--- config.mk ---
export PLATFORM = sky130hd
export DESIGN_NAME = bdm
export DESIGN_NICKNAME = bdm
export VERILOG_FILES = /design/flow/design.v
export SDC_FILE = /design/flow/constraint.sdc
export NUM_CORES = 4
export LEC_CHECK = 0
export ABC_AREA = 0
export CAP_MARGIN = 0
export CELL_PAD_IN_SITES_GLOBAL_PLACEMENT = 3
export CORE_MARGIN = 6
export CORE_UTILIZATION = 30
export CTS_CLUSTER_DIAMETER = 370
export MAX_ROUTING_LAYER = met4
export PLACE_DENSITY_LB_ADDON = 0.15
export SETUP_SLACK_MARGIN = 0.58
export SLEW_MARGIN = 20
--- constraint.sdc ---
create_clock -name core_clock -period 5.0 [get_ports {clk}]
set_input_delay 1.0000 -clock core_clock [delete_from_list [all_inputs] [get_ports {clk}]]
set_output_delay 1.0000 -clock core_clock [all_outputs]
set_load 0.01 [all_outputs]
--- design.v ---
`timescale 1ns / 1ps
module startup_controller(
	input clk,
	input rst,
	input start,
	input stop,
	output reg mcu_pwr,
	output reg is_sending,
	output reg ready
);
reg is_pulling_low, is_waiting_for_clock, is_waiting_for_bkgd_stable;
reg [15:0] timer;
always @(posedge clk) begin
	if (rst || stop) begin  
		is_pulling_low <= 0;
		is_waiting_for_clock <= 0;
		is_waiting_for_bkgd_stable <= 0;
		is_sending <= 0;
		mcu_pwr <= 0;
		ready <= 1;
	end else if (start) begin
		is_pulling_low <= 1;
		is_sending <= 1;
		timer <= 250;  
		ready <= 0;
	end else if (is_pulling_low) begin
		if (timer == 0) begin
			mcu_pwr <= 1;
			is_pulling_low <= 0;
			is_waiting_for_clock <= 1;
			timer <= 1200;  
		end else begin
			timer <= timer - 1;
		end
	end else if (is_waiting_for_clock) begin
		if (timer == 0) begin
			is_sending <= 0;  
			is_waiting_for_clock <= 0;
			is_waiting_for_bkgd_stable <= 1;
			timer <= 500;  
		end else begin
			timer <= timer - 1;
		end
	end else if (is_waiting_for_bkgd_stable) begin
		if (timer == 0) begin
			is_waiting_for_bkgd_stable <= 0;
			ready <= 1;
		end else begin
			timer <= timer - 1;
		end
	end
end
endmodule
`timescale 1ns / 1ps
module sync_controller(
	input clk,
	input rst,
	input bkgd_in,
	output is_sending,
	input start_sync,
	output [31:0] sync_length,
	output sync_length_is_ready,
	output reg ready,
	output [4:0] debug
);
parameter HIGHTIME = 32'd6500;  
reg [2:0] state;
reg [31:0] sync_count;
assign debug = {2'd0, state};
assign is_sending = state == 1;
assign sync_length = sync_count;
assign sync_length_is_ready = (state != 1) && (state != 4);
always @(posedge clk) begin
	sync_count <= sync_count;
	if (rst) begin
		state <= 0;
		sync_count <= HIGHTIME;  
		ready <= 0;
	end else if (start_sync) begin
		state <= 1;
		sync_count <= HIGHTIME;
		ready <= 0;
	end else if (state == 1) begin
		if (sync_count == 0) begin
			state <= 2;
			sync_count <= 8'h0f;
		end else begin
			sync_count <= sync_count - 1;
		end
	end else if (state == 2) begin
		if (sync_count == 0) begin
			state <= 3;
		end else begin
			sync_count <= sync_count - 1;
		end
	end else if (state == 3) begin
		if (bkgd_in == 0) begin
			state <= 4;
		end
	end else if (state == 4) begin
		if (bkgd_in == 1) begin
			state <= 0;
			ready <= 1;
		end else begin
			sync_count <= sync_count + 1;
		end
	end
end
endmodule
`timescale 1ns / 1ps
module bdc_clk_pulse_generator(
	input clk,
	input rst,
	output bdc_clk_pulse,
	input [31:0] sync_length,
	input set_sync_length
);
reg [15:0] counter;
reg [31:0] target_time;  
reg [31:0] residual;
assign bdc_clk_pulse = counter == 0;
always @(posedge clk) begin
	if (rst) begin
		counter <= 0;
		target_time <= 0;
		residual <= 0;
	end else if (set_sync_length) begin
		target_time <= sync_length;
		residual <= sync_length;
	end else if (counter > residual[31:7]) begin
		counter <= 0;
		residual <= residual[6:0] + target_time;
	end else begin
		counter <= counter + 1;
	end
end
endmodule
`timescale 1ns / 1ps
module bdc_interface(
	input clk,
	input rst,
	output reg is_sending,
	input bkgd_in,
	input tgt_clk_pulse,
	input [7:0] data_in,
	input send_data,
	output reg [7:0] data_out,
	input read_data,
	output ready
);
reg [3:0] state;
reg [7:0] tgt_clk_timer;
reg [7:0] data;
reg [3:0] bitsleft;
assign ready = state == 0 && !read_data && !send_data;
always @(posedge clk) begin
	if (rst) begin
		state <= 0;
		tgt_clk_timer <= 0;
		is_sending <= 0;
	end else if (tgt_clk_timer > 0) begin
		if (tgt_clk_pulse) begin
			tgt_clk_timer <= tgt_clk_timer - 1;
		end
	end else begin
		case (state)
		0: begin
			if (send_data) begin
				state <= 1;
				data <= data_in;
				bitsleft <= 8;
			end else if (read_data) begin
				state <= 3;
				bitsleft <= 8;
			end
		end
		1: begin
			if (bitsleft > 0) begin
				state <= 2;
				is_sending <= 1;
				if (data[7]) begin
					tgt_clk_timer <= 4;
				end else begin
					tgt_clk_timer <= 14;
				end
			end else begin
				state <= 0;
			end
		end
		2: begin
			is_sending <= 0;
			if (data[7]) begin
				tgt_clk_timer <= 14;
			end else begin
				tgt_clk_timer <= 4;
			end
			state <= 1;
			bitsleft <= bitsleft - 1;
			data <= {data[6:0], 1'd0};
		end
		3: begin
			if (bitsleft > 0) begin
				is_sending <= 1;
				tgt_clk_timer <= 3;
				state <= 4;
			end else begin
				data_out <= data;
				state <= 0;
			end
		end
		4: begin
			is_sending <= 0;
			tgt_clk_timer <= 7;
			state <= 5;
		end
		5: begin
			data <= {data[6:0], bkgd_in};
			bitsleft <= bitsleft - 1;
			tgt_clk_timer <= 6;
			state <= 3;
		end
		endcase
	end
end
endmodule
`timescale 1ns / 1ps
module bdm(
	input clk,
	input rst,
	input bkgd_in,
	output bkgd_out,
	output bkgd_is_high_z,
	output mcu_pwr,
	output mcu_vpp,
	input do_read,
	input do_write,
	input do_start_mcu,
	input do_stop_mcu,
	input do_delay,
	input do_echo_test,
	input do_enable_vpp,
	input do_disable_vpp,
	input do_echo_sync_value,
	input do_resync,
	input [7:0] data_in,
	output [7:0] data_out,
	output ready,
	output reg valid,
	output [3:0] debug
);
reg [7:0] echo_data;
wire [31:0] sync_count;
wire sync_is_sending;
wire [4:0] sync_debug;
reg sync_start;
wire sync_ready;
wire startup_start;
reg startup_stop;
wire startup_is_sending, startup_ready;
wire bdc_is_sending, bdc_ready;
wire [7:0] bdc_data_out;
wire bdc_read_data, bdc_send_data;
wire hold_commands_in_reset;
assign hold_commands_in_reset = 1'd0;  
wire bdc_clk_pulse;
reg [3:0] state;
reg [7:0] delay_counter;
startup_controller startup_controller(
	.clk(clk),
	.rst(rst || hold_commands_in_reset),
	.start(startup_start),
	.stop(startup_stop),
	.mcu_pwr(mcu_pwr),
	.is_sending(startup_is_sending),
	.ready(startup_ready)
);
sync_controller sync_controller(
	.clk(clk),
	.rst(rst || hold_commands_in_reset || do_stop_mcu || do_resync),
	.bkgd_in(bkgd_in),
	.is_sending(sync_is_sending),
	.start_sync(sync_start),
	.sync_length(sync_count),
	.sync_length_is_ready(),
	.ready(sync_ready),
	.debug(sync_debug)
);
reg set_bdc_pulse_gen;
bdc_clk_pulse_generator bdc_clk_pulse_generator(
	.clk(clk),
	.rst(rst || hold_commands_in_reset),
	.bdc_clk_pulse(bdc_clk_pulse),
	.sync_length(sync_count),
	.set_sync_length(set_bdc_pulse_gen)
);
bdc_interface bdc_interface(
	.clk(clk),
	.rst(rst || hold_commands_in_reset),
	.is_sending(bdc_is_sending),
	.bkgd_in(bkgd_in),
	.tgt_clk_pulse(bdc_clk_pulse),
	.data_in(data_in),
	.send_data(bdc_send_data),
	.data_out(bdc_data_out),
	.read_data(bdc_read_data),
	.ready(bdc_ready)
);
assign debug = sync_debug; 
assign bkgd_out = 1'd0;
assign bkgd_is_high_z =
	(state == 1 && startup_is_sending) ? 1'd0 :
	(state == 2 && sync_is_sending) ? 1'd0 :
	(state == 3 && bdc_is_sending) ? 1'd0 :
	(state == 4 && bdc_is_sending) ? 1'd0 :
	1'd1;
assign startup_start = state == 0 && do_start_mcu;
assign bdc_read_data = state == 0 && do_read;
assign bdc_send_data = state == 0 && do_write;
assign data_out =
	state == 5 ? echo_data :
	state == 7 ? sync_count[15:8] :
	state == 8 ? sync_count[7:0] :
	bdc_data_out;
assign ready = state == 0 && !do_start_mcu && !do_stop_mcu && !do_read && !do_write && !do_delay && !do_echo_test && !do_echo_sync_value && !do_resync;
reg vpp_enabled;
assign mcu_vpp = vpp_enabled;
always @(posedge clk) begin
	startup_stop <= 0;
	sync_start <= 0;
	set_bdc_pulse_gen <= 0;
	valid <= 0;
	if (rst) begin
		state <= 0;
		vpp_enabled <= 0;
	end else if (state == 0) begin
		if (do_start_mcu) begin
			state <= 1;
		end else if (do_stop_mcu) begin
			startup_stop <= 1;
		end else if (do_read) begin
			state <= 3;
		end else if (do_write) begin
			state <= 4;
		end else if (do_delay) begin
			state <= 6;
			delay_counter <= {data_in, 4'd0};
		end else if (do_echo_test) begin
			state <= 5;
			echo_data <= data_in;
			valid <= 1;
		end else if (do_enable_vpp) begin
			vpp_enabled <= 1;
		end else if (do_disable_vpp) begin
			vpp_enabled <= 0;
		end else if (do_echo_sync_value) begin
			state <= 7;
			valid <= 1;
		end else if (do_resync) begin
			state <= 2;
			sync_start <= 1;
		end
	end else if (state == 1) begin
		if (startup_ready) begin
			state <= 2;
			sync_start <= 1;
		end
	end else if (state == 2) begin
		if (sync_ready) begin
			set_bdc_pulse_gen <= 1;
			state <= 0;
		end
	end else if (state == 3) begin
		if (bdc_ready) begin
			state <= 0;
			valid <= 1;
		end
	end else if (state == 4) begin
		if (bdc_ready) begin
			state <= 0;
		end
	end else if (state == 6) begin
		if (delay_counter == 0) begin
			state <= 0;
		end else begin
			delay_counter <= delay_counter - 1;
		end
	end else if (state == 5) begin
		state <= 0;
	end else if (state == 7) begin
		state <= 8;
		valid <= 1;
	end else if (state == 8) begin
		state <= 0;
	end
end
endmodule
--- run.sh ---
#!/bin/bash
# the make line also repeats each setting of config.mk as NAME=value (left out here)
make -C /OpenROAD-flow-scripts/flow DESIGN_CONFIG=/design/flow/config.mk WORK_HOME=/design/flow/orfs CLKGATE_MAP_FILE= finish
==> results.tsv, run 1 <==
stage	metric	value	unit
critical_path	slowest_delay	0.58	ns
clock_network	cts_made_buffers	26	
grt	groute.usage.overall	18.1	%
synth	largest_area_cell	dfxtp_1	
power	clockPowerShare	42.8	%
detailed_routing	remaining_drc_errors	0	
grt	grt_antenna_before_repair	0	
floorplan	io_pins	39	
sta	final_min_period	4.11	ns
grt	grt_start_max_net_pins	60	
power	leakagePower	4.56	nW
place	port-buffer-count	36	
power	power_switching_share	30.2	%
synth	synth_top_flop_cell	dfxtp_1	
clock_network	insertion_delay_to_the_later_sink_of_the_worst_skew_pair	0.55	ns
floorplan	floorplan.initialDensity	30.5	%
sta	setup-violations-final	0	
hold_path	hold_class	reg2reg	
detailed_routing	detail_route.vias_per_cell	5.46	
sta	final-max-slew-violation-count	0	
critical_path	worst_setup_path_startpoint	do_write	
synth	most_common_cell	dfxtp_1	
detailed_routing	detail_route.first_pass.iterations	5	
flow_run	timing.max_cap.violations	0	
critical_path	path_class	in2out	
synth	ys_seq_elements	203	
critical_path	worst_r2r_path_depth	9	
synth	syn_area_per_cell	8.38	sq um
synth	netlist_area	0.0118	sq mm
power	share_seq_of_total_power	39.3	%
floorplan	die_h	210	um
critical_path	crit_path_frequent_cell	clkdlybuf4s50_1	
critical_path	worstSetupStartpointType	input pin	
grt	first_global_vias	10317	
final_layout	fill_cells	4143	
power	vdd_ir_drop_max	218	uV
synth	synthesis.instances	1409	
final_layout	nets	1450	
detailed_routing	drt-initial-drc-count	743	
synth	synth-adder-area-share	3.77	%
clock_network	postCtsResizedCells	0	
synth	synth-simple-area-share	25.7	%
critical_path	critical_path_depth	5	
critical_path	crit-reg2reg-capture	sync_controller.sync_count[29]	
power	powerComb	0.843	mW
clock_network	clkSinkCount	203	
synth	yosys.area_share.aoi	17.3	%
place	placement_stage_worst_setup_slack	0.920	ns
synth	edf_count	52	
synth	yosys.area_share.xor_xnor	5.79	%
synth	netlist_logic_family_top	simple AND/OR/NAND/NOR gates	
synth	yosysSeqAreaShare	38.8	%
place	place_congestion	0.791	
synth	synth_stat.cells	1409	
critical_path	worst_ep_required_time	4.00	ns
final_layout	multi_input_comb_area	0.00667	sq mm
detailed_routing	final_antenna_net_count	0	
final_layout	area.sequential	0.00459	sq mm
synth	post_synth_main_area_contributors	dfxtp_1 (26%), edfxtp_1 (13%), nor2_1 (4.7%)	
critical_path	critical-path-top-delay-family	buffers and inverters	
sta	period_used_share	82.1	%
flow_run	stage_log_warnings	31	
grt	grt.overflow.total	0	
floorplan	chipArea	0.0443	sq mm
detailed_routing	avgRoutedWirePerCell	20.7	um
critical_path	setup.reg_to_reg.worst_slack	1.24	ns
clock_network	cts_root_buf	clkbuf_16	
critical_path	timing.rr.start	sync_controller.sync_count[0]	
critical_path	cp_cell_sequence	clkdlybuf4s50_1, or2_2, or4_1, nor4_1, clkdlybuf4s50_1	
synth	netlist-cell-type-count	80	
synth	netlist_top_cells_count	dfxtp_1 (151), nor2_1 (147), nand2_1 (132)	
power	powerSeq	1.85	mW
clock_network	ctsHtreeMaxLevel	1	
power	pwr.group.clock	2.01	mW
critical_path	worst-path-buf-inv	2	
grt	grt_pass1_wl	62300	um
power	switch_pwr	1.42	mW
sta	holdWs	0.443	ns
floorplan	placeableCoreArea	0.0387	sq mm
hold_path	hold_path_startpoint	bdc_interface.data[0]	
clock_network	cts_setup_buffers	0	
detailed_routing	totalWireLength	39900	um
synth	post-synth-top-area-fraction	25.6	%
hold_path	min_delay_path_depth	0	
critical_path	worstSetupEndpoint	ready	
power	power-per-cell-area	348	mW/mm^2
clock_network	cts_tree	done	
critical_path	worst_path_max_delay_cell	clkdlybuf4s50_1	
clock_network	cts-hold-fix-buffers	0	
power	comb_power_share	17.9	%
sta	postLayoutSetupSlackWorst	0.894	ns
sta	tns	0	ns
hold_path	worst_hold_path.endpoint	bdc_interface.data_out[0]	
floorplan	dieWidth	210	um
sta	maxClockFrequency	244	MHz
clock_network	max-clock-path-buffers	3	
sta	report.final.hold_viol_count	0	
power	power_leader	clock	
synth	async_set_or_reset_flop_fraction_in_the_synthesized_netlist	0	%
sta	grt_setup_unrepaired	no	
floorplan	placementRows	72	
final_layout	area_growth_syn_to_layout	14.5	%
critical_path	setup.worst_path.end_class	output pin	
synth	ys_warn_count	5	
detailed_routing	vias	10538	
synth	synth.mux.area_fraction	3.55	%
sta	slew_headroom	30.9	%
place	place.detailed.hpwl	28200	um
synth	yosys-stat-area	0.0118	sq mm
power	p_int	3.29	mW
sta	fin_worst_skew	0.0222	ns
critical_path	crit_path_max_fanout	5	
outcome	outcome	complete, no violations	
critical_path	cp_data_arrival_time	3.11	ns
sta	worst_pin_slew	1.03	ns
clock_network	clkSlewWorstSetupHoldPaths	0.06	ns
==> final cells by class <==
class	count	share of cell area [%]
repair buffers	60	3.98
flip-flops and latches	203	33.9
well taps	518	4.79
clock buffers	32	5.13
diodes	1	0.0185
multi-input cells	1057	49.3
inverters	46	1.28
clock inverters	13	1.53
==> routing by layer <==
layer | vias up | GRT usage, % | routed length, um
li1 | 5154 | - | -
met1 | 5090 | 25.9 | 20000
met2 | 239 | 27.2 | 17300
met3 | 55 | 2.60 | 1680
met4 | 0 | 3.89 | 896
met5 | - | - | 0
==> through the flow <==
stage	instances	power (mW)	instance area, sq um	util, %
2_1_floorplan	1410	2.47	11800	-
3_3_place_gp	1884	2.75	12600	32.5
3_5_place_dp	1884	2.74	12600	32.5
4_1_cts	1929	4.79	13500	34.9
5_1_grt	1929	4.95	13500	34.9
6_report	1930	4.71	13500	34.9
==> run 2: changes to the inputs <==
ABC_AREA = default   (was 0)
CAP_MARGIN = 20   (was 0)
CELL_PAD_IN_SITES_GLOBAL_PLACEMENT = default   (was 3)
CORE_MARGIN = 2   (was 6)
CORE_UTILIZATION = 40   (was 30)
CTS_CLUSTER_DIAMETER = default   (was 370)
MAX_ROUTING_LAYER = default   (was met4)
PLACE_DENSITY_LB_ADDON = default   (was 0.15)
SETUP_SLACK_MARGIN = default   (was 0.58)
clock period = 2.47 ns   (was 5.0 ns; I/O delays follow)
==> results.tsv, run 2 <==
stage	metric	value	unit	change
outcome	outcome	complete, but fails checks		was complete, no violations
outcome	failed_checks	setup timing		
critical_path	worst_ep_required_time	2.88	ns	was 4.00 ns
critical_path	crit_path_max_fanout	6		was 5
synth	synth.mux.area_fraction	3.55	%	unchanged
synth	synth-simple-area-share	25.7	%	unchanged
sta	postLayoutSetupSlackWorst	-0.227	ns	was 0.894 ns
floorplan	floorplan.initialDensity	40.9	%	was 30.5%
sta	slew_headroom	32.0	%	was 30.9%
power	switch_pwr	2.76	mW	was 1.42 mW
critical_path	cp_cell_sequence	inv_4, ha_4, or4b_4, or4_4, or4_4, a31oi_4, o22ai_1, a221o_1		was clkdlybuf4s50_1, or2_2, or4_1, nor4_1, clkdlybuf4s50_1
clock_network	cts_tree	done		unchanged
synth	most_common_cell	dfxtp_1		unchanged
synth	synth_top_flop_cell	dfxtp_1		unchanged
floorplan	chipArea	0.0309	sq mm	was 0.0443 sq mm
synth	edf_count	52		unchanged
grt	grt_start_max_net_pins	58		was 60
power	power_switching_share	28.0	%	was 30.2%
final_layout	postLayoutCoreUtil	51.0	%	was 34.9%
floorplan	io_pins	39		unchanged
synth	netlist_logic_family_top	simple AND/OR/NAND/NOR gates		unchanged
floorplan	die_h	176	um	was 210 um
synth	yosys.area_share.xor_xnor	5.79	%	unchanged
power	p_int	7.09	mW	was 3.29 mW
critical_path	worstSetupEndpoint	sync_controller.sync_count[11]		was ready
sta	holdWs	0.406	ns	was 0.443 ns
synth	yosysSeqAreaShare	38.8	%	unchanged
power	power_leader	clock		unchanged
hold_path	worst_hold_path.endpoint	state[7]		was bdc_interface.data_out[0]
floorplan	dieWidth	176	um	was 210 um
floorplan	placementRows	62		was 72
synth	post-synth-top-area-fraction	25.6	%	unchanged
critical_path	slowest_delay	0.60	ns	was 0.58 ns
final_layout	area_growth_syn_to_layout	24.7	%	was 14.5%
synth	synth-adder-area-share	3.77	%	unchanged
detailed_routing	totalWireLength	34400	um	was 39,900 um
power	clockPowerShare	41.7	%	was 42.8%
critical_path	cp_data_arrival_time	3.11	ns	about the same
clock_network	clkSinkCount	203		unchanged
grt	grt.overflow.total	0		unchanged
hold_path	hold_path_startpoint	do_read		was bdc_interface.data[0]
power	powerSeq	3.73	mW	was 1.85 mW
power	vdd_ir_drop_max	590	uV	was 218 uV
floorplan	placeableCoreArea	0.0289	sq mm	was 0.0387 sq mm
detailed_routing	routed-wl-met3	2360	um	was 1680 um
synth	syn_area_per_cell	8.38	sq um	unchanged
synth	yosys-stat-area	0.0118	sq mm	unchanged
sta	report.final.hold_viol_count	0		unchanged
critical_path	worstSetupStartpointType	flop		was input pin
flow_run	timing.max_cap.violations	0		unchanged
synth	ys_warn_count	5		unchanged
critical_path	crit-reg2reg-capture	sync_controller.sync_count[11]		was sync_controller.sync_count[29]
sta	final_min_period	2.70	ns	
synth	ys_seq_elements	203		unchanged
synth	largest_area_cell	dfxtp_1		unchanged
synth	yosys.area_share.aoi	17.3	%	unchanged
clock_network	insertion_delay_to_the_later_sink_of_the_worst_skew_pair	0.52	ns	was 0.55 ns
place	placed_cells_incl_taps	1876		was 1,884
detailed_routing	detail_route.antenna_diodes	0		was 1
power	pwr.group.clock	4.11	mW	was 2.01 mW
flow_run	stage_log_warnings	34		was 31
synth	netlist_area	0.0118	sq mm	unchanged
critical_path	setup.worst_path.end_class	flop		was output pin
sta	maxClockFrequency	371	MHz	
sta	fin_worst_skew	0.00822	ns	was 0.0222 ns
critical_path	crit_path_frequent_cell	or4_4		was clkdlybuf4s50_1
synth	synthesis.instances	1409		unchanged
synth	post_synth_main_area_contributors	dfxtp_1 (26%), edfxtp_1 (13%), nor2_1 (4.7%)		unchanged
grt	groute.usage.overall	22.1	%	was 18.1%
hold_path	hold_class	in2reg		was reg2reg
critical_path	worst_path_max_delay_cell	or4_4		was clkdlybuf4s50_1
power	powerComb	2.01	mW	was 0.843 mW
final_layout	finish.cell_count_without_fillers	1935		was 1,930
place	place_congestion	0.863		was 0.791
grt	grt_pass1_wl	55900	um	was 62,300 um
detailed_routing	m1WireLength	15300	um	was 20,000 um
critical_path	setup.reg_to_reg.worst_slack	-0.23	ns	was 1.24 ns
critical_path	path_class	reg2reg		was in2out
detailed_routing	detail_route.first_pass.iterations	7		was 5
grt	first_global_vias	10683		was 10,317
clock_network	max-clock-path-buffers	3		unchanged
clock_network	cts_root_buf	clkbuf_16		unchanged
power	comb_power_share	20.4	%	was 17.9%
sta	grt_setup_unrepaired	yes		was no
critical_path	worst_setup_path_startpoint	sync_controller.sync_count[0]		was do_write
detailed_routing	highest_layer	met4		unchanged
detailed_routing	detail_route.vias_per_cell	5.76		was 5.46
synth	async_set_or_reset_flop_fraction_in_the_synthesized_netlist	0	%	unchanged
power	leakagePower	5.36	nW	was 4.56 nW
critical_path	timing.rr.start	sync_controller.sync_count[0]		unchanged
detailed_routing	avgRoutedWirePerCell	17.8	um	was 20.7 um
grt	grt_antenna_before_repair	0		unchanged
place	place.detailed.hpwl	24400	um	was 28,200 um
clock_network	cts-hold-fix-buffers	0		unchanged
detailed_routing	remaining_drc_errors	0		unchanged
sta	worst_pin_slew	1.02	ns	was 1.03 ns
synth	netlist-cell-type-count	80		unchanged
detailed_routing	final_antenna_net_count	0		unchanged
hold_path	min_delay_path_depth	3		was 0
synth	synth_stat.cells	1409		unchanged
detailed_routing	vias	11141		was 10,538
power	share_seq_of_total_power	37.8	%	was 39.3%
clock_network	ctsHtreeMaxLevel	1		unchanged
clock_network	cts_made_buffers	25		was 26
critical_path	worst_r2r_path_depth	8		was 9
sta	setup-violations-final	29		was 0
critical_path	critical_path_depth	8		was 5
power	power-per-cell-area	669	mW/mm^2	was 348 mW/mm^2
synth	netlist_top_cells_count	dfxtp_1 (151), nor2_1 (147), nand2_1 (132)		unchanged
sta	period_used_share	109	%	was 82.1%
critical_path	critical-path-top-delay-family	simple AND/OR/NAND/NOR gates		was buffers and inverters
detailed_routing	drt-initial-drc-count	833		was 743
critical_path	worst-path-buf-inv	1		was 2
final_layout	nets	1589		was 1,450
place	placement_stage_worst_setup_slack	-0.489	ns	was 0.920 ns
sta	final-max-slew-violation-count	0		unchanged
place	port-buffer-count	36		unchanged
clock_network	clkSlewWorstSetupHoldPaths	0.06	ns	about the same
detailed_routing	dr_wl_met2	15800	um	was 17,300 um
## run 2: through the flow
stage | TNS [ns] | power, mW | area (sq um)
final | -3.87 | 9.86 | 14700
after global routing | -6.29 | 10.3 | 14700
after CTS | -3.12 | 9.89 | 14500
after detailed placement | -4.13 | 5.76 | 13500
after global placement | -3.65 | 5.72 | 13500
after floorplan | -4.68 | 5.00 | 11900
## run 2: layer usage
layer / up-vias / GRT usage [%]
met3: 62 / 3.66
met2: 368 / 36.1
met1: 5273 / 30.2
met4: 0 / 6.34
met5: - / 0
li1: 5438 / -
## run 2: repair_timing
action                     in CTS  in global routing
pin swaps                       5                  7
hold endpoints to repair        0                  0
setup buffers                   9                  5
setup endpoints to repair      43                 80
gates cloned                    0                  0
gates resized                  35                 47
## run 2: area by class of cell
| type | count | area [sq um] |
|---|---|---|
| fill | 2736 | 14100 |
| multi-input combinational | 1057 | 6880 |
| sequential | 203 | 4600 |
| timing repair buffer | 200 | 1670 |
| clock buffer | 31 | 678 |
| tap | 384 | 480 |
| clock inverter | 14 | 249 |
| inverter | 46 | 175 |
==> run 3: changes to the inputs <==
ABC_AREA = 1   (was default)
CORE_UTILIZATION = 68   (was 40)
CTS_CLUSTER_DIAMETER = 33   (was default)
CTS_CLUSTER_SIZE = 45   (was default)
PLACE_DENSITY_LB_ADDON = 0.07   (was default)
SETUP_SLACK_MARGIN = 0.66   (was default)
clock period = 2.25 ns   (was 2.47 ns; I/O delays follow)
==> results.tsv, run 3 <==
stage	metric	value	unit	change
synth	yosys.area_share.xor_xnor	3.82	%	was 5.79%
place	place_congestion	1.08		was 0.863
synth	netlist_logic_family_top	simple AND/OR/NAND/NOR gates		unchanged
floorplan	placeableCoreArea	0.0188	sq mm	was 0.0289 sq mm
outcome	haltStage	4_1_cts		
place	port-buffer-count	36		unchanged
synth	synth.mux.area_fraction	0	%	was 3.55%
floorplan	io_pins	39		unchanged
synth	ys_seq_elements	203		unchanged
synth	yosysSeqAreaShare	35.1	%	was 38.8%
synth	netlist_area	0.0131	sq mm	was 0.0118 sq mm
synth	synth_top_flop_cell	dfxtp_1		unchanged
synth	netlist_top_cells_count	nand2_1 (587), nor2_1 (238), inv_1 (211)		was dfxtp_1 (151), nor2_1 (147), nand2_1 (132)
synth	ys_warn_count	5		unchanged
synth	most_common_cell	nand2_1		was dfxtp_1
synth	post-synth-top-area-fraction	23.1	%	was 25.6%
synth	synth-adder-area-share	3.41	%	was 3.77%
synth	netlist-cell-type-count	55		was 80
outcome	firstError	[ERROR DPL-0033] detailed placement checks failed during check placement.		
floorplan	die_h	143	um	was 176 um
place	placement_stage_worst_setup_slack	-0.448	ns	was -0.489 ns
floorplan	floorplan.initialDensity	69.7	%	was 40.9%
synth	syn_area_per_cell	6.62	sq um	was 8.38 sq um
place	placed_area	0.0142	sq mm	was 0.0135 sq mm
synth	yosys.area_share.aoi	11.7	%	was 17.3%
synth	edf_count	52		unchanged
floorplan	placementRows	50		was 62
synth	yosys-stat-area	0.0131	sq mm	was 0.0118 sq mm
synth	async_set_or_reset_flop_fraction_in_the_synthesized_netlist	0	%	unchanged
synth	synth-simple-area-share	36.8	%	was 25.7%
synth	post_synth_main_area_contributors	dfxtp_1 (23%), nand2_1 (17%), edfxtp_1 (12%)		was dfxtp_1 (26%), edfxtp_1 (13%), nor2_1 (4.7%)
synth	synthesis.instances	1976		was 1,409
synth	synth_stat.cells	1976		was 1,409
floorplan	chipArea	0.0203	sq mm	was 0.0309 sq mm
place	placed_cells_incl_taps	2246		was 1,876
synth	largest_area_cell	dfxtp_1		unchanged
place	place.detailed.hpwl	28200	um	was 24,400 um
floorplan	dieWidth	143	um	was 176 um
outcome	outcome	aborted with a tool error		was complete, but fails checks
==> run 3: through the flow <==
step                setup TNS (ns)  utilization (%)
detailed placement          -0.448             75.7
global placement            -0.351             75.7
floorplan                        0                -
==> run 4: changes to the inputs <==
ABC_AREA = default   (was 1)
CELL_PAD_IN_SITES_GLOBAL_PLACEMENT = 2   (was default)
CORE_UTILIZATION = 40   (was 68)
CTS_CLUSTER_DIAMETER = default   (was 33)
CTS_CLUSTER_SIZE = 91   (was 45)
PLACE_DENSITY_LB_ADDON = default   (was 0.07)
SETUP_SLACK_MARGIN = 1.45   (was 0.66)
SLEW_MARGIN = 10   (was 20)
clock period = 6.91 ns   (was 2.25 ns; I/O delays follow)
==> results.tsv, run 4 <==
stage	metric	value	unit	change
critical_path	setup.reg_to_reg.worst_slack	3.09	ns	
floorplan	io_pins	39		unchanged
sta	final-max-slew-violation-count	0		
power	switch_pwr	0.990	mW	
synth	ys_warn_count	5		unchanged
hold_path	hold_path_startpoint	bdc_interface.data[5]		
sta	holdWs	0.451	ns	
synth	syn_area_per_cell	8.38	sq um	was 6.62 sq um
clock_network	cts-hold-fix-buffers	0		
sta	grt_setup_unrepaired	no		
detailed_routing	totalWireLength	36800	um	
sta	report.final.hold_viol_count	0		
power	powerComb	0.604	mW	
floorplan	chipArea	0.0309	sq mm	was 0.0203 sq mm
floorplan	dieWidth	176	um	was 143 um
grt	grt.overflow.total	0		
synth	async_set_or_reset_flop_fraction_in_the_synthesized_netlist	0	%	unchanged
synth	netlist-cell-type-count	80		was 55
critical_path	slowest_delay	0.58	ns	
synth	most_common_cell	dfxtp_1		was nand2_1
grt	grt_start_max_net_pins	55		
synth	post_synth_main_area_contributors	dfxtp_1 (26%), edfxtp_1 (13%), nor2_1 (4.7%)		was dfxtp_1 (23%), nand2_1 (17%), edfxtp_1 (12%)
synth	yosys.area_share.xor_xnor	5.79	%	was 3.82%
power	powerSeq	1.34	mW	
place	place_congestion	0.824		was 1.08
sta	setup-violations-final	0		
grt	grt_pass1_wl	59100	um	
clock_network	max-clock-path-buffers	3		
clock_network	clkSlewWorstSetupHoldPaths	0.06	ns	
synth	ys_seq_elements	203		unchanged
floorplan	placeableCoreArea	0.0289	sq mm	was 0.0188 sq mm
critical_path	crit-reg2reg-capture	sync_controller.sync_count[2]		
sta	slew_headroom	29.2	%	
sta	tns	0	ns	
clock_network	clkSinkCount	203		
critical_path	setup.worst_path.end_class	output pin		
clock_network	postCtsResizedCells	0		
final_layout	area_growth_syn_to_layout	11.6	%	
critical_path	worstSetupEndpoint	ready		
sta	period_used_share	70.3	%	
critical_path	worst_ep_required_time	5.53	ns	
synth	netlist_area	0.0118	sq mm	was 0.0131 sq mm
hold_path	min_delay_path_depth	0		
critical_path	path_class	in2out		
place	placement_stage_worst_setup_slack	2.07	ns	was -0.448 ns
power	fin_total_pwr	3.22	mW	
synth	synth.mux.area_fraction	3.55	%	was 0%
synth	synth-adder-area-share	3.77	%	was 3.41%
clock_network	cts_setup_buffers	0		
hold_path	worst_hold_path.endpoint	bdc_interface.data_out[5]		
critical_path	worst_setup_path_startpoint	do_write		
grt	met1_usage	34.9	%	
clock_network	insertion_delay_to_the_later_sink_of_the_worst_skew_pair	0.53	ns	
critical_path	crit_path_max_fanout	5		
sta	maxClockFrequency	206	MHz	
synth	largest_area_cell	dfxtp_1		unchanged
detailed_routing	remaining_drc_errors	0		
power	power_switching_share	30.7	%	
critical_path	worst_r2r_path_depth	9		
synth	synthesis.instances	1409		was 1,976
critical_path	critical-path-top-delay-family	buffers and inverters		
clock_network	ctsHtreeMaxLevel	1		
flow_run	timing.max_cap.violations	0		
synth	yosysSeqAreaShare	38.8	%	was 35.1%
critical_path	cp_data_arrival_time	3.47	ns	
sta	fin_worst_skew	0.0181	ns	
grt	top_usage_layer	met2		
critical_path	critical_path_depth	5		
synth	yosys-stat-area	0.0118	sq mm	was 0.0131 sq mm
synth	yosys.area_share.aoi	17.3	%	was 11.7%
clock_network	cts_root_buf	clkbuf_16		
power	leakagePower	4.48	nW	
power	share_seq_of_total_power	41.5	%	
clock_network	cts_made_buffers	25		
hold_path	hold_class	reg2reg		
power	power-per-cell-area	245	mW/mm^2	
place	place.detailed.hpwl	25400	um	was 28,200 um
power	pwr.group.clock	1.28	mW	
sta	postLayoutSetupSlackWorst	2.05	ns	
detailed_routing	avgRoutedWirePerCell	20.6	um	
final_layout	nets	1444		
critical_path	worstSetupStartpointType	input pin		
floorplan	die_h	176	um	was 143 um
synth	synth-simple-area-share	25.7	%	was 36.8%
grt	grt_use_met2	37.5	%	
grt	grt_antenna_before_repair	0		
outcome	outcome	complete, no violations		was aborted with a tool error
power	vdd_ir_drop_max	170	uV	
synth	netlist_top_cells_count	dfxtp_1 (151), nor2_1 (147), nand2_1 (132)		was nand2_1 (587), nor2_1 (238), inv_1 (211)
critical_path	worst-path-buf-inv	2		
power	power_leader	sequential cells		
sta	final_min_period	4.86	ns	
detailed_routing	vias	10577		
critical_path	cp_cell_sequence	clkdlybuf4s50_1, or2_2, or4_1, nor4_1, clkdlybuf4s50_1		
detailed_routing	detail_route.vias_per_cell	5.91		
detailed_routing	final_antenna_net_count	0		
critical_path	crit_path_frequent_cell	clkdlybuf4s50_1		
floorplan	placementRows	62		was 50
synth	edf_count	52		unchanged
detailed_routing	detail_route.first_pass.iterations	5		
power	comb_power_share	18.7	%	
synth	netlist_logic_family_top	simple AND/OR/NAND/NOR gates		unchanged
critical_path	worst_path_max_delay_cell	clkdlybuf4s50_1		
detailed_routing	detail_route.antenna_diodes	0		
synth	post-synth-top-area-fraction	25.6	%	was 23.1%
grt	groute.usage.overall	23.9	%	
power	p_int	2.23	mW	
detailed_routing	drt-initial-drc-count	913		
clock_network	cts_tree	done		
grt	first_global_vias	10189		
power	clockPowerShare	39.8	%	
place	port-buffer-count	36		unchanged
flow_run	stage_log_warnings	33		
sta	worst_pin_slew	1.06	ns	
critical_path	timing.rr.start	sync_controller.sync_count[0]		
floorplan	floorplan.initialDensity	40.9	%	was 69.7%
synth	synth_stat.cells	1409		was 1,976
grt	use_met3	3.42	%	
synth	synth_top_flop_cell	dfxtp_1		unchanged
==> run 4: layout make-up <==
class                   instances  area, sq um
inverters                      46          173
flip-flops and latches        203         4590
clock buffers                  30          654
well taps                     384          480
clock inverters                16          131
multi-input cells            1057         6660
fillers                      2952        15700
repair buffers                 55          498
==> run 4: layer usage <==
metal | wire length (um) | part of all wire (%) | vias up
met4 | 586 | 1.6 | 0
met1 | 17900 | 49 | 5122
met5 | 0 | 0 | -
li1 | - | - | 5143
met2 | 16300 | 44 | 266
met3 | 2030 | 5.5 | 46
==> run 4: metrics by stage <==
step | std cells | cell area (sq um) | util [%]
2_1_floorplan | 1410 | 11800 | -
3_3_place_gp | 1744 | 12400 | 42.9
3_5_place_dp | 1745 | 12400 | 43.0
4_1_cts | 1791 | 13200 | 45.7
5_1_grt | 1791 | 13200 | 45.7
6_report | 1791 | 13200 | 45.7
==> run 5: changes to the inputs <==
ABC_AREA = 1   (was default)
CELL_PAD_IN_SITES_GLOBAL_PLACEMENT = 3   (was 2)
CTS_CLUSTER_SIZE = default   (was 91)
SETUP_SLACK_MARGIN = -0.15   (was 1.45)
SLEW_MARGIN = 20   (was 10)
clock period = 5.0 ns   (was 6.91 ns; I/O delays follow)
==> results.tsv, run 5 <==
stage	metric	value	unit	change
outcome	outcome	complete, no violations		unchanged
clock_network	clkSlewWorstSetupHoldPaths	0.06	ns	about the same
detailed_routing	detail_route.vias_per_cell	5.07		was 5.91
sta	report.final.hold_viol_count	0		unchanged
sta	tns	0	ns	unchanged
floorplan	placeableCoreArea	0.0324	sq mm	was 0.0289 sq mm
synth	yosys.area_share.aoi	11.7	%	was 17.3%
power	leakagePower	6.05	nW	was 4.48 nW
detailed_routing	drt-initial-drc-count	720		was 913
detailed_routing	detail_route.antenna_diodes	0		unchanged
hold_path	min_delay_path_depth	0		unchanged
synth	synth.mux.area_fraction	0	%	was 3.55%
synth	async_set_or_reset_flop_fraction_in_the_synthesized_netlist	0	%	unchanged
power	powerSeq	1.84	mW	was 1.34 mW
detailed_routing	totalWireLength	40800	um	was 36,800 um
critical_path	critical_path_depth	9		was 5
synth	edf_count	52		unchanged
place	port-buffer-count	36		unchanged
power	clockPowerShare	42.7	%	was 39.8%
critical_path	setup.worst_path.end_class	output pin		unchanged
power	powerComb	0.842	mW	was 0.604 mW
detailed_routing	detail_route.first_pass.iterations	5		unchanged
sta	period_used_share	79.0	%	was 70.3%
clock_network	insertion_delay_to_the_later_sink_of_the_worst_skew_pair	0.54	ns	was 0.53 ns
synth	synth_stat.cells	1976		was 1,409
clock_network	cts_tree	done		unchanged
sta	worst_pin_slew	1.02	ns	was 1.06 ns
critical_path	slowest_delay	0.62	ns	was 0.58 ns
power	vdd_ir_drop_max	251	uV	was 170 uV
critical_path	worst_r2r_path_depth	11		was 9
clock_network	cts-hold-fix-buffers	0		unchanged
critical_path	critical-path-top-delay-family	buffers and inverters		unchanged
critical_path	worst_ep_required_time	4.00	ns	was 5.53 ns
floorplan	io_pins	39		unchanged
power	comb_power_share	18.0	%	was 18.7%
power	power_switching_share	30.6	%	was 30.7%
synth	synth-simple-area-share	36.8	%	was 25.7%
synth	netlist_area	0.0131	sq mm	was 0.0118 sq mm
critical_path	worst-path-buf-inv	4		was 2
detailed_routing	final_antenna_net_count	0		unchanged
critical_path	timing.rr.start	sync_controller.sync_count[0]		unchanged
sta	slew_headroom	31.7	%	was 29.2%
clock_network	cts_setup_buffers	0		unchanged
sta	final-max-slew-violation-count	0		unchanged
flow_run	stage_log_warnings	35		was 33
synth	netlist_top_cells_count	nand2_1 (587), nor2_1 (238), inv_1 (211)		was dfxtp_1 (151), nor2_1 (147), nand2_1 (132)
synth	yosysSeqAreaShare	35.1	%	was 38.8%
hold_path	hold_path_startpoint	bdc_interface.data[6]		was bdc_interface.data[5]
critical_path	crit-reg2reg-capture	sync_controller.sync_count[12]		was sync_controller.sync_count[2]
critical_path	path_class	reg2out		was in2out
floorplan	chipArea	0.0341	sq mm	was 0.0309 sq mm
power	share_seq_of_total_power	39.3	%	was 41.5%
clock_network	max-clock-path-buffers	3		unchanged
power	power-per-cell-area	321	mW/mm^2	was 245 mW/mm^2
grt	first_global_vias	11763		was 10,189
sta	final_min_period	3.95	ns	
flow_run	timing.max_cap.violations	0		unchanged
synth	largest_area_cell	dfxtp_1		unchanged
grt	grt_start_max_net_pins	70		was 55
clock_network	clkSinkCount	203		unchanged
power	switch_pwr	1.43	mW	was 0.990 mW
hold_path	worst_hold_path.endpoint	bdc_interface.data_out[6]		was bdc_interface.data_out[5]
detailed_routing	avgRoutedWirePerCell	16.7	um	was 20.6 um
power	pwr.group.clock	2.00	mW	was 1.28 mW
final_layout	fill_cells	3511		was 2,952
floorplan	die_h	185	um	was 176 um
detailed_routing	remaining_drc_errors	0		unchanged
critical_path	worst_path_max_delay_cell	dfxtp_1		was clkdlybuf4s50_1
sta	fin_worst_skew	0.0145	ns	was 0.0181 ns
place	placed_cells_incl_taps	2393		was 1,745
critical_path	worstSetupStartpointType	flop		was input pin
hold_path	hold_class	reg2reg		unchanged
floorplan	floorplan.initialDensity	40.4	%	was 40.9%
clock_network	cts_made_buffers	26		was 25
synth	synth-adder-area-share	3.41	%	was 3.77%
synth	yosys.area_share.xor_xnor	3.82	%	was 5.79%
floorplan	placementRows	66		was 62
final_layout	finish.cell_count_without_fillers	2441		was 1,791
clock_network	postCtsResizedCells	0		unchanged
sta	grt_setup_unrepaired	no		unchanged
critical_path	worstSetupEndpoint	ready		unchanged
synth	syn_area_per_cell	6.62	sq um	was 8.38 sq um
final_layout	area_growth_syn_to_layout	11.8	%	was 11.6%
grt	grt_pass1_wl	64600	um	was 59,100 um
critical_path	worst_setup_path_startpoint	state[0]		was do_write
sta	setup-violations-final	0		unchanged
power	p_int	3.25	mW	was 2.23 mW
synth	ys_warn_count	5		unchanged
grt	groute.usage.overall	24.1	%	was 23.9%
synth	ys_seq_elements	203		unchanged
detailed_routing	vias	12386		was 10,577
synth	post-synth-top-area-fraction	23.1	%	was 25.6%
power	power_leader	clock		was sequential cells
synth	synth_top_flop_cell	dfxtp_1		unchanged
floorplan	dieWidth	185	um	was 176 um
synth	most_common_cell	nand2_1		was dfxtp_1
clock_network	cts_root_buf	clkbuf_16		unchanged
sta	holdWs	0.460	ns	was 0.451 ns
synth	netlist-cell-type-count	55		was 80
critical_path	setup.reg_to_reg.worst_slack	2.33	ns	was 3.09 ns
critical_path	crit_path_max_fanout	13		was 5
grt	grt.overflow.total	0		unchanged
grt	grt_antenna_before_repair	0		unchanged
place	place_congestion	0.885		was 0.824
synth	post_synth_main_area_contributors	dfxtp_1 (23%), nand2_1 (17%), edfxtp_1 (12%)		was dfxtp_1 (26%), edfxtp_1 (13%), nor2_1 (4.7%)
synth	netlist_logic_family_top	simple AND/OR/NAND/NOR gates		unchanged
place	place.detailed.hpwl	30400	um	was 25,400 um
sta	maxClockFrequency	253	MHz	
clock_network	ctsHtreeMaxLevel	1		unchanged
final_layout	nets	2035		was 1,444
synth	yosys-stat-area	0.0131	sq mm	was 0.0118 sq mm
synth	synthesis.instances	1976		was 1,409
critical_path	cp_cell_sequence	inv_1, nor2_1, inv_1, nor2_1, nand2_1, nor2_1, inv_1, nor3_1, clkdlybuf4s50_1		was clkdlybuf4s50_1, or2_2, or4_1, nor4_1, clkdlybuf4s50_1
critical_path	cp_data_arrival_time	2.95	ns	was 3.47 ns
==> run 5: final cells by class <==
class	instances	area, sq um	share of cell area (%)
clock inverters	17	204	1.40
multi-input cells	1485	7320	50.1
well taps	442	553	3.79
clock buffers	31	711	4.86
repair buffers	44	415	2.84
inverters	219	822	5.63
flip-flops and latches	203	4580	31.4
==> run 5: metrics by stage <==
stage	instance area [sq um]	utilization (%)	power, mW	setup slack [ns]
floorplan	13100	-	2.48	2.14
global placement	13700	42.3	2.72	1.08
detailed placement	13700	42.3	2.73	1.09
CTS	14600	45.1	4.75	1.02
global route	14600	45.1	4.94	0.753
finish	14600	45.1	4.69	1.05
==> run 5: metal layers <==
metal | routed length, um | track usage (%) | vias up | share of wire [%]
met1 | 20100 | 33.7 | 5706 | 49
li1 | - | - | 6416 | -
met3 | 1310 | 2.44 | 61 | 3.2
met5 | 0 | 0 | - | 0
met2 | 18300 | 39.5 | 203 | 45
met4 | 1050 | 6.79 | 0 | 2.6
==> run 6: changes to the inputs <==
CELL_PAD_IN_SITES_GLOBAL_PLACEMENT = default   (was 3)
CORE_UTILIZATION = 72   (was 40)
CTS_CLUSTER_DIAMETER = 184   (was default)
CTS_CLUSTER_SIZE = 15   (was default)
PLACE_DENSITY_LB_ADDON = 0.07   (was default)
SETUP_SLACK_MARGIN = 0.39   (was -0.15)
clock period = 2.26 ns   (was 5.0 ns; I/O delays follow)
==> results.tsv, run 6 <==
stage	metric	value	unit	change
place	port-buffer-count	36		unchanged
clock_network	ctsHtreeMaxLevel	1		unchanged
synth	ys_seq_elements	203		unchanged
floorplan	io_pins	39		unchanged
grt	grt.overflow.total	259		
place	place_congestion	1.10		was 0.885
synth	post_synth_main_area_contributors	dfxtp_1 (23%), nand2_1 (17%), edfxtp_1 (12%)		unchanged
clock_network	cts_root_buf	clkbuf_16		unchanged
outcome	firstError	[ERROR GRT-0232] Routing congestion too high. Check the congestion heatmap in the GUI.		
synth	synthesis.instances	1976		unchanged
synth	netlist_top_cells_count	nand2_1 (587), nor2_1 (238), inv_1 (211)		unchanged
floorplan	chipArea	0.0193	sq mm	was 0.0341 sq mm
floorplan	placementRows	49		was 66
floorplan	placeableCoreArea	0.0179	sq mm	was 0.0324 sq mm
grt	groute.usage.overall	83.5	%	
synth	syn_area_per_cell	6.62	sq um	unchanged
synth	synth-adder-area-share	3.41	%	unchanged
synth	synth-simple-area-share	36.8	%	unchanged
synth	netlist_logic_family_top	simple AND/OR/NAND/NOR gates		unchanged
synth	yosysSeqAreaShare	35.1	%	unchanged
synth	ys_warn_count	5		unchanged
synth	edf_count	52		unchanged
synth	largest_area_cell	dfxtp_1		unchanged
synth	post-synth-top-area-fraction	23.1	%	unchanged
floorplan	dieWidth	139	um	was 185 um
synth	yosys.area_share.xor_xnor	3.82	%	unchanged
clock_network	cts_made_buffers	17		was 26
place	place.detailed.hpwl	28200	um	was 30,400 um
synth	async_set_or_reset_flop_fraction_in_the_synthesized_netlist	0	%	unchanged
synth	yosys-stat-area	0.0131	sq mm	unchanged
synth	synth_top_flop_cell	dfxtp_1		unchanged
synth	synth.mux.area_fraction	0	%	unchanged
clock_network	max-clock-path-buffers	3		unchanged
synth	yosys.area_share.aoi	11.7	%	unchanged
synth	netlist-cell-type-count	55		unchanged
outcome	outcome	aborted with a tool error		was complete, no violations
outcome	haltStage	5_1_grt		
synth	synth_stat.cells	1976		unchanged
synth	most_common_cell	nand2_1		unchanged
floorplan	die_h	139	um	was 185 um
clock_network	clkSinkCount	203		unchanged
synth	netlist_area	0.0131	sq mm	unchanged
floorplan	floorplan.initialDensity	73.0	%	was 40.4%
==> run 6: per-stage QoR <==
step,instance area (sq um),util (%),setup WS [ns],std cells,hold WS (ns)
after floorplan,13100,-,0.245,1977,0.412
after global placement,14100,78.5,-0.386,2260,0.427
after detailed placement,14100,78.5,-0.458,2260,0.433
after CTS,15700,87.6,0.101,2340,0.294
==> run 6: routing by layer <==
layer  track usage (%)  overflow
met3              68.5         7
met4              88.8       122
met5              32.1         3
met1              82.8         6
met2              98.4       121
==> run 6: timing repair <==
action | CTS
gates resized | 277
hold endpoints to repair | 0
pin swaps | 73
hold buffers | 0
buffers inserted | 47
endpoints found under the setup margin | 124
cloned | 8
==> run 7: changes to the inputs <==
ABC_AREA = 0   (was 1)
CTS_CLUSTER_DIAMETER = 95   (was 184)
CTS_CLUSTER_SIZE = 84   (was 15)
PLACE_DENSITY_LB_ADDON = default   (was 0.07)
SETUP_SLACK_MARGIN = 0.27   (was 0.39)
clock period = 2.31 ns   (was 2.26 ns; I/O delays follow)
==> results.tsv, run 7 <==
stage	metric	value	unit	change
outcome	outcome	aborted with a tool error		unchanged
outcome	haltStage	5_1_grt		unchanged
outcome	firstError	[ERROR DPL-0038] Utilization greater than 100%, impossible to legalize		was [ERROR GRT-0232] Routing congestion too high. Check the congestion heatmap in the GUI.
synth	yosysSeqAreaShare	38.8	%	was 35.1%
synth	syn_area_per_cell	8.38	sq um	was 6.62 sq um
floorplan	placementRows	46		was 49
clock_network	clkSinkCount	203		unchanged
synth	synth_stat.cells	1409		was 1,976
synth	ys_seq_elements	203		unchanged
floorplan	dieWidth	132	um	was 139 um
clock_network	cts_root_buf	clkbuf_16		unchanged
floorplan	die_h	132	um	was 139 um
synth	yosys.area_share.xor_xnor	5.79	%	was 3.82%
place	place_congestion	0.965		was 1.10
floorplan	chipArea	0.0174	sq mm	was 0.0193 sq mm
synth	yosys.area_share.aoi	17.3	%	was 11.7%
synth	async_set_or_reset_flop_fraction_in_the_synthesized_netlist	0	%	unchanged
clock_network	ctsHtreeMaxLevel	1		unchanged
place	place.detailed.hpwl	25100	um	was 28,200 um
synth	synthesis.instances	1409		was 1,976
synth	synth-simple-area-share	25.7	%	was 36.8%
synth	largest_area_cell	dfxtp_1		unchanged
synth	post_synth_main_area_contributors	dfxtp_1 (26%), edfxtp_1 (13%), nor2_1 (4.7%)		was dfxtp_1 (23%), nand2_1 (17%), edfxtp_1 (12%)
synth	ys_warn_count	5		unchanged
synth	netlist_area	0.0118	sq mm	was 0.0131 sq mm
place	placement_stage_worst_setup_slack	-0.550	ns	was -0.458 ns
synth	most_common_cell	dfxtp_1		was nand2_1
synth	post-synth-top-area-fraction	25.6	%	was 23.1%
clock_network	cts-hold-fix-buffers	0		unchanged
synth	edf_count	52		unchanged
place	placed_area	0.0136	sq mm	was 0.0141 sq mm
synth	synth-adder-area-share	3.77	%	was 3.41%
synth	netlist-cell-type-count	80		was 55
synth	synth.mux.area_fraction	3.55	%	was 0%
place	placed_cells_incl_taps	1730		was 2,260
floorplan	floorplan.initialDensity	74.1	%	was 73.0%
synth	netlist_top_cells_count	dfxtp_1 (151), nor2_1 (147), nand2_1 (132)		was nand2_1 (587), nor2_1 (238), inv_1 (211)
synth	synth_top_flop_cell	dfxtp_1		unchanged
synth	yosys-stat-area	0.0118	sq mm	was 0.0131 sq mm
place	port-buffer-count	36		unchanged
floorplan	placeableCoreArea	0.0159	sq mm	was 0.0179 sq mm
clock_network	max-clock-path-buffers	3		unchanged
clock_network	cts_made_buffers	11		was 17
synth	netlist_logic_family_top	simple AND/OR/NAND/NOR gates		unchanged
floorplan	io_pins	39		unchanged
[run 7: per-stage QoR]
stage	utilization (%)	hold slack [ns]
floorplan	-	0.422
global placement	85.3	0.431
detailed placement	85.3	0.442
CTS	93.9	0.305
[run 7: repair_timing]
item | CTS
resized | 211
cloned | 5
buffers inserted | 40
pin swaps | 63
setup endpoints to repair | 130
endpoints found under the hold margin | 0
==> run 8: changes to the inputs <==
ABC_AREA = 1   (was 0)
CTS_CLUSTER_DIAMETER = 89   (was 95)
CTS_CLUSTER_SIZE = 14   (was 84)
PLACE_DENSITY_LB_ADDON = 0.28   (was default)
SETUP_SLACK_MARGIN = 0.36   (was 0.27)
clock period = 2.27 ns   (was 2.31 ns; I/O delays follow)
==> results.tsv, run 8 <==
stage	metric	value	unit	change
outcome	outcome	aborted with a tool error		unchanged
outcome	haltStage	5_1_grt		unchanged
outcome	firstError	[ERROR DPL-0038] Utilization greater than 100%, impossible to legalize		unchanged
place	port-buffer-count	36		unchanged
floorplan	chipArea	0.0193	sq mm	was 0.0174 sq mm
floorplan	die_h	139	um	was 132 um
synth	largest_area_cell	dfxtp_1		unchanged
synth	yosys.area_share.xor_xnor	3.82	%	was 5.79%
synth	synth_stat.cells	1976		was 1,409
synth	synthesis.instances	1976		was 1,409
synth	async_set_or_reset_flop_fraction_in_the_synthesized_netlist	0	%	unchanged
floorplan	floorplan.initialDensity	73.0	%	was 74.1%
synth	netlist-cell-type-count	55		was 80
synth	synth-adder-area-share	3.41	%	was 3.77%
synth	ys_warn_count	5		unchanged
synth	netlist_area	0.0131	sq mm	was 0.0118 sq mm
synth	synth.mux.area_fraction	0	%	was 3.55%
floorplan	placeableCoreArea	0.0179	sq mm	was 0.0159 sq mm
synth	yosysSeqAreaShare	35.1	%	was 38.8%
clock_network	cts-hold-fix-buffers	0		unchanged
place	placed_area	0.0141	sq mm	was 0.0136 sq mm
synth	yosys.area_share.aoi	11.7	%	was 17.3%
place	place.detailed.hpwl	29400	um	was 25,100 um
clock_network	cts_root_buf	clkbuf_16		unchanged
clock_network	ctsHtreeMaxLevel	1		unchanged
clock_network	cts_made_buffers	18		was 11
synth	yosys-stat-area	0.0131	sq mm	was 0.0118 sq mm
floorplan	io_pins	39		unchanged
synth	post_synth_main_area_contributors	dfxtp_1 (23%), nand2_1 (17%), edfxtp_1 (12%)		was dfxtp_1 (26%), edfxtp_1 (13%), nor2_1 (4.7%)
synth	most_common_cell	nand2_1		was dfxtp_1
synth	ys_seq_elements	203		unchanged
synth	netlist_logic_family_top	simple AND/OR/NAND/NOR gates		unchanged
clock_network	clkSinkCount	203		unchanged
floorplan	dieWidth	139	um	was 132 um
synth	post-synth-top-area-fraction	23.1	%	was 25.6%
place	placement_stage_worst_setup_slack	-0.545	ns	was -0.550 ns
clock_network	max-clock-path-buffers	3		unchanged
floorplan	placementRows	49		was 46
synth	synth_top_flop_cell	dfxtp_1		unchanged
synth	syn_area_per_cell	6.62	sq um	was 8.38 sq um
place	place_congestion	1.05		was 0.965
synth	edf_count	52		unchanged
synth	netlist_top_cells_count	nand2_1 (587), nor2_1 (238), inv_1 (211)		was dfxtp_1 (151), nor2_1 (147), nand2_1 (132)
synth	synth-simple-area-share	36.8	%	was 25.7%
[run 8: timing repair]
action	CTS
gates cloned	8
setup endpoints to repair	118
pin swaps	79
endpoints found under the hold margin	0
resized	275
setup buffers	75
[run 8: stage by stage]
stage | utilization [%] | instances
2_1_floorplan | - | 1977
3_3_place_gp | 78.6 | 2259
3_5_place_dp | 78.6 | 2259
4_1_cts | 89.4 | 2371
==> run 9: changes to the inputs <==
ABC_AREA = default   (was 1)
CORE_UTILIZATION = 70   (was 72)
CTS_CLUSTER_DIAMETER = default   (was 89)
CTS_CLUSTER_SIZE = 21   (was 14)
PLACE_DENSITY_LB_ADDON = default   (was 0.28)
SETUP_SLACK_MARGIN = default   (was 0.36)
clock period = 3.42 ns   (was 2.27 ns; I/O delays follow)
==> results.tsv, run 9 <==
stage	metric	value	unit	change
synth	yosys.area_share.xor_xnor	5.79	%	was 3.82%
synth	netlist_area	0.0118	sq mm	was 0.0131 sq mm
synth	most_common_cell	dfxtp_1		was nand2_1
synth	yosys.area_share.aoi	17.3	%	was 11.7%
synth	syn_area_per_cell	8.38	sq um	was 6.62 sq um
synth	synth.mux.area_fraction	3.55	%	was 0%
sta	setup-violations-final	0		
critical_path	cp_data_arrival_time	3.64	ns	
critical_path	crit_path_max_fanout	16		
power	switch_pwr	1.93	mW	
synth	edf_count	52		unchanged
critical_path	worst_path_max_delay_cell	or4b_2		
sta	tns	0	ns	
synth	post-synth-top-area-fraction	25.6	%	was 23.1%
detailed_routing	detail_route.first_pass.iterations	6		
final_layout	multi_input_comb_area	0.00665	sq mm	
clock_network	insertion_delay_to_the_later_sink_of_the_worst_skew_pair	0.52	ns	
critical_path	setup.worst_path.end_class	flop		
sta	final_min_period	3.24	ns	
sta	report.final.hold_viol_count	0		
critical_path	path_class	reg2reg		
synth	yosysSeqAreaShare	38.8	%	was 35.1%
clock_network	max-clock-path-buffers	3		unchanged
power	pwr.group.clock	2.40	mW	
hold_path	hold_path_startpoint	bdc_interface.data[5]		
critical_path	worst-path-buf-inv	1		
sta	final-max-slew-violation-count	0		
power	comb_power_share	19.5	%	
synth	async_set_or_reset_flop_fraction_in_the_synthesized_netlist	0	%	unchanged
floorplan	placementRows	47		was 49
place	place_congestion	0.989		was 1.05
grt	grt_pass1_wl	53300	um	
grt	grt.overflow.total	0		
synth	largest_area_cell	dfxtp_1		unchanged
synth	synthesis.instances	1409		was 1,976
grt	groute.usage.overall	36.4	%	
critical_path	timing.rr.start	sync_controller.sync_count[1]		
detailed_routing	final_antenna_net_count	0		
clock_network	ctsHtreeMaxLevel	1		unchanged
synth	post_synth_main_area_contributors	dfxtp_1 (26%), edfxtp_1 (13%), nor2_1 (4.7%)		was dfxtp_1 (23%), nand2_1 (17%), edfxtp_1 (12%)
synth	yosys-stat-area	0.0118	sq mm	was 0.0131 sq mm
detailed_routing	totalWireLength	32900	um	
synth	synth-simple-area-share	25.7	%	was 36.8%
sta	maxClockFrequency	309	MHz	
clock_network	cts_setup_buffers	0		was 75
sta	fin_worst_skew	0.00942	ns	
floorplan	dieWidth	134	um	was 139 um
clock_network	cts-hold-fix-buffers	0		unchanged
clock_network	cts_tree	done		
power	power_leader	sequential cells		
floorplan	placeableCoreArea	0.0165	sq mm	was 0.0179 sq mm
power	powerSeq	2.70	mW	
power	powerComb	1.23	mW	
final_layout	postLayoutCoreUtil	80.0	%	
synth	synth_stat.cells	1409		was 1,976
critical_path	setup.reg_to_reg.worst_slack	0.18	ns	
power	power-per-cell-area	478	mW/mm^2	
detailed_routing	vias	11178		
floorplan	floorplan.initialDensity	71.5	%	was 73.0%
critical_path	worst_ep_required_time	3.83	ns	
power	vdd_ir_drop_max	441	uV	
power	share_seq_of_total_power	42.6	%	
clock_network	clkSinkCount	203		unchanged
sta	slew_headroom	33.3	%	
sta	period_used_share	94.7	%	
critical_path	crit-reg2reg-capture	sync_controller.sync_count[5]		
detailed_routing	detail_route.antenna_diodes	0		
detailed_routing	drt-initial-drc-count	1300		
floorplan	die_h	134	um	was 139 um
hold_path	hold_class	reg2reg		
synth	netlist_logic_family_top	simple AND/OR/NAND/NOR gates		unchanged
final_layout	fill_cells	1175		
place	placed_area	0.0125	sq mm	was 0.0141 sq mm
synth	synth-adder-area-share	3.77	%	was 3.41%
flow_run	timing.max_cap.violations	0		
synth	ys_warn_count	5		unchanged
sta	worst_pin_slew	0.996	ns	
synth	ys_seq_elements	203		unchanged
grt	grt_start_max_net_pins	46		
outcome	outcome	complete, no violations		was aborted with a tool error
detailed_routing	remaining_drc_errors	0		
critical_path	worstSetupStartpointType	flop		
floorplan	io_pins	39		unchanged
hold_path	worst_hold_path.endpoint	bdc_interface.data_out[5]		
critical_path	critical-path-top-delay-family	simple AND/OR/NAND/NOR gates		
critical_path	worst_r2r_path_depth	8		
critical_path	worst_setup_path_startpoint	sync_controller.sync_count[1]		
critical_path	cp_cell_sequence	inv_1, ha_1, or4b_2, or4_1, or4_4, nand2_4, o22ai_1, a221o_1		
clock_network	clkSlewWorstSetupHoldPaths	0.06	ns	
critical_path	worstSetupEndpoint	sync_controller.sync_count[5]		
synth	netlist-cell-type-count	80		was 55
grt	grt_antenna_before_repair	0		
synth	netlist_top_cells_count	dfxtp_1 (151), nor2_1 (147), nand2_1 (132)		was nand2_1 (587), nor2_1 (238), inv_1 (211)
floorplan	chipArea	0.0179	sq mm	was 0.0193 sq mm
clock_network	cts_root_buf	clkbuf_16		unchanged
power	leakagePower	4.67	nW	
final_layout	area.sequential	0.00459	sq mm	
synth	synth_top_flop_cell	dfxtp_1		unchanged
place	port-buffer-count	36		unchanged
detailed_routing	avgRoutedWirePerCell	19.7	um	
critical_path	critical_path_depth	8		
sta	grt_setup_unrepaired	no		
place	place.detailed.hpwl	22600	um	was 29,400 um
final_layout	stdcell_area	0.0132	sq mm	
power	power_switching_share	30.5	%	
hold_path	min_delay_path_depth	0		
power	p_int	4.40	mW	
grt	first_global_vias	10410		
flow_run	stage_log_warnings	33		
critical_path	slowest_delay	0.67	ns	
final_layout	nets	1484		
clock_network	cts_made_buffers	24		was 18
detailed_routing	detail_route.vias_per_cell	6.71		
power	clockPowerShare	37.9	%	
final_layout	area_growth_syn_to_layout	12.0	%	
==> run 9: through the flow <==
stage / hold WS, ns / setup WS, ns / total power [mW] / cells
2_1_floorplan: 0.422 / 0.274 / 3.61 / 1410
3_3_place_gp: 0.426 / 0.108 / 3.90 / 1622
3_5_place_dp: 0.434 / 0.126 / 3.93 / 1622
4_1_cts: 0.440 / 0.0745 / 6.31 / 1666
5_1_grt: 0.454 / 0.0942 / 6.56 / 1666
6_report: 0.440 / 0.183 / 6.33 / 1666
==> run 9: layer usage <==
| metal | share of wire (%) | vias to the layer above | global-route usage, % |
|---|---|---|---|
| met5 | 0 | - | 0 |
| met4 | 3.4 | 0 | 13.5 |
| met3 | 9.5 | 89 | 6.16 |
| met2 | 45 | 596 | 57.2 |
| met1 | 42 | 5272 | 50.8 |
| li1 | - | 5221 | - |
==> run 9: final cells by class <==
| class | instances | share of cell area (%) |
|---|---|---|
| timing repair buffer | 96 | 6.11 |
| clock inverter | 8 | 0.341 |
| multi-input combinational | 1057 | 50.3 |
| tap | 220 | 2.08 |
| sequential | 203 | 34.7 |
| clock buffer | 36 | 5.19 |
| inverter | 46 | 1.31 |
==> run 9: what timing repair did <==
item,in CTS,in global routing
resized,0,2
hold endpoints to repair,0,0
endpoints found under the setup margin,0,2
==> run 10: changes to the inputs <==
ABC_AREA = 1   (was default)
CORE_UTILIZATION = 72   (was 70)
CTS_CLUSTER_SIZE = 10   (was 21)
SETUP_SLACK_MARGIN = 0.6   (was default)
TNS_END_PERCENT = 10   (was default)
clock period = 2.26 ns   (was 3.42 ns; I/O delays follow)
==> results.tsv, run 10 <==
stage	metric	value	unit	change
synth	netlist_area	0.0131	sq mm	was 0.0118 sq mm
clock_network	cts_made_buffers	24		unchanged
synth	largest_area_cell	dfxtp_1		unchanged
synth	netlist_logic_family_top	simple AND/OR/NAND/NOR gates		unchanged
floorplan	placementRows	49		was 47
clock_network	cts_root_buf	clkbuf_16		unchanged
synth	ys_seq_elements	203		unchanged
synth	synth-simple-area-share	36.8	%	was 25.7%
synth	netlist-cell-type-count	55		was 80
synth	yosys-stat-area	0.0131	sq mm	was 0.0118 sq mm
outcome	haltStage	5_1_grt		
synth	async_set_or_reset_flop_fraction_in_the_synthesized_netlist	0	%	unchanged
synth	ys_warn_count	5		unchanged
outcome	firstError	[ERROR DPL-0038] Utilization greater than 100%, impossible to legalize		
clock_network	clkSinkCount	203		unchanged
clock_network	ctsHtreeMaxLevel	1		unchanged
synth	synthesis.instances	1976		was 1,409
floorplan	chipArea	0.0193	sq mm	was 0.0179 sq mm
floorplan	dieWidth	139	um	was 134 um
synth	yosys.area_share.xor_xnor	3.82	%	was 5.79%
floorplan	placeableCoreArea	0.0179	sq mm	was 0.0165 sq mm
place	place_congestion	1.02		was 0.989
floorplan	die_h	139	um	was 134 um
synth	yosys.area_share.aoi	11.7	%	was 17.3%
outcome	outcome	aborted with a tool error		was complete, no violations
place	place.detailed.hpwl	28900	um	was 22,600 um
synth	synth_top_flop_cell	dfxtp_1		unchanged
place	port-buffer-count	36		unchanged
floorplan	io_pins	39		unchanged
synth	synth.mux.area_fraction	0	%	was 3.55%
clock_network	max-clock-path-buffers	3		unchanged
synth	syn_area_per_cell	6.62	sq um	was 8.38 sq um
synth	post_synth_main_area_contributors	dfxtp_1 (23%), nand2_1 (17%), edfxtp_1 (12%)		was dfxtp_1 (26%), edfxtp_1 (13%), nor2_1 (4.7%)
floorplan	floorplan.initialDensity	73.0	%	was 71.5%
synth	synth_stat.cells	1976		was 1,409
clock_network	cts-hold-fix-buffers	0		unchanged
synth	yosysSeqAreaShare	35.1	%	was 38.8%
synth	synth-adder-area-share	3.41	%	was 3.77%
place	placed_area	0.0141	sq mm	was 0.0125 sq mm
synth	edf_count	52		unchanged
synth	netlist_top_cells_count	nand2_1 (587), nor2_1 (238), inv_1 (211)		was dfxtp_1 (151), nor2_1 (147), nand2_1 (132)
synth	post-synth-top-area-fraction	23.1	%	was 25.6%
synth	most_common_cell	nand2_1		was dfxtp_1
## run 10: stage by stage
stage | hold slack [ns] | setup TNS [ns] | std cells | setup WS (ns) | utilization (%)
4_1_cts | 0.241 | 0 | 2338 | 0.0655 | 85.3
3_5_place_dp | 0.436 | -0.555 | 2259 | -0.526 | 78.6
3_3_place_gp | 0.427 | -0.349 | 2259 | -0.349 | 78.6
2_1_floorplan | 0.412 | 0 | 1977 | 0.466 | -
## run 10: repair_timing
item,CTS
gates resized,153
pin swaps,39
buffers inserted,38
setup endpoints to repair,177
cloned,3
Power is estimated from default activity; no workload was simulated.
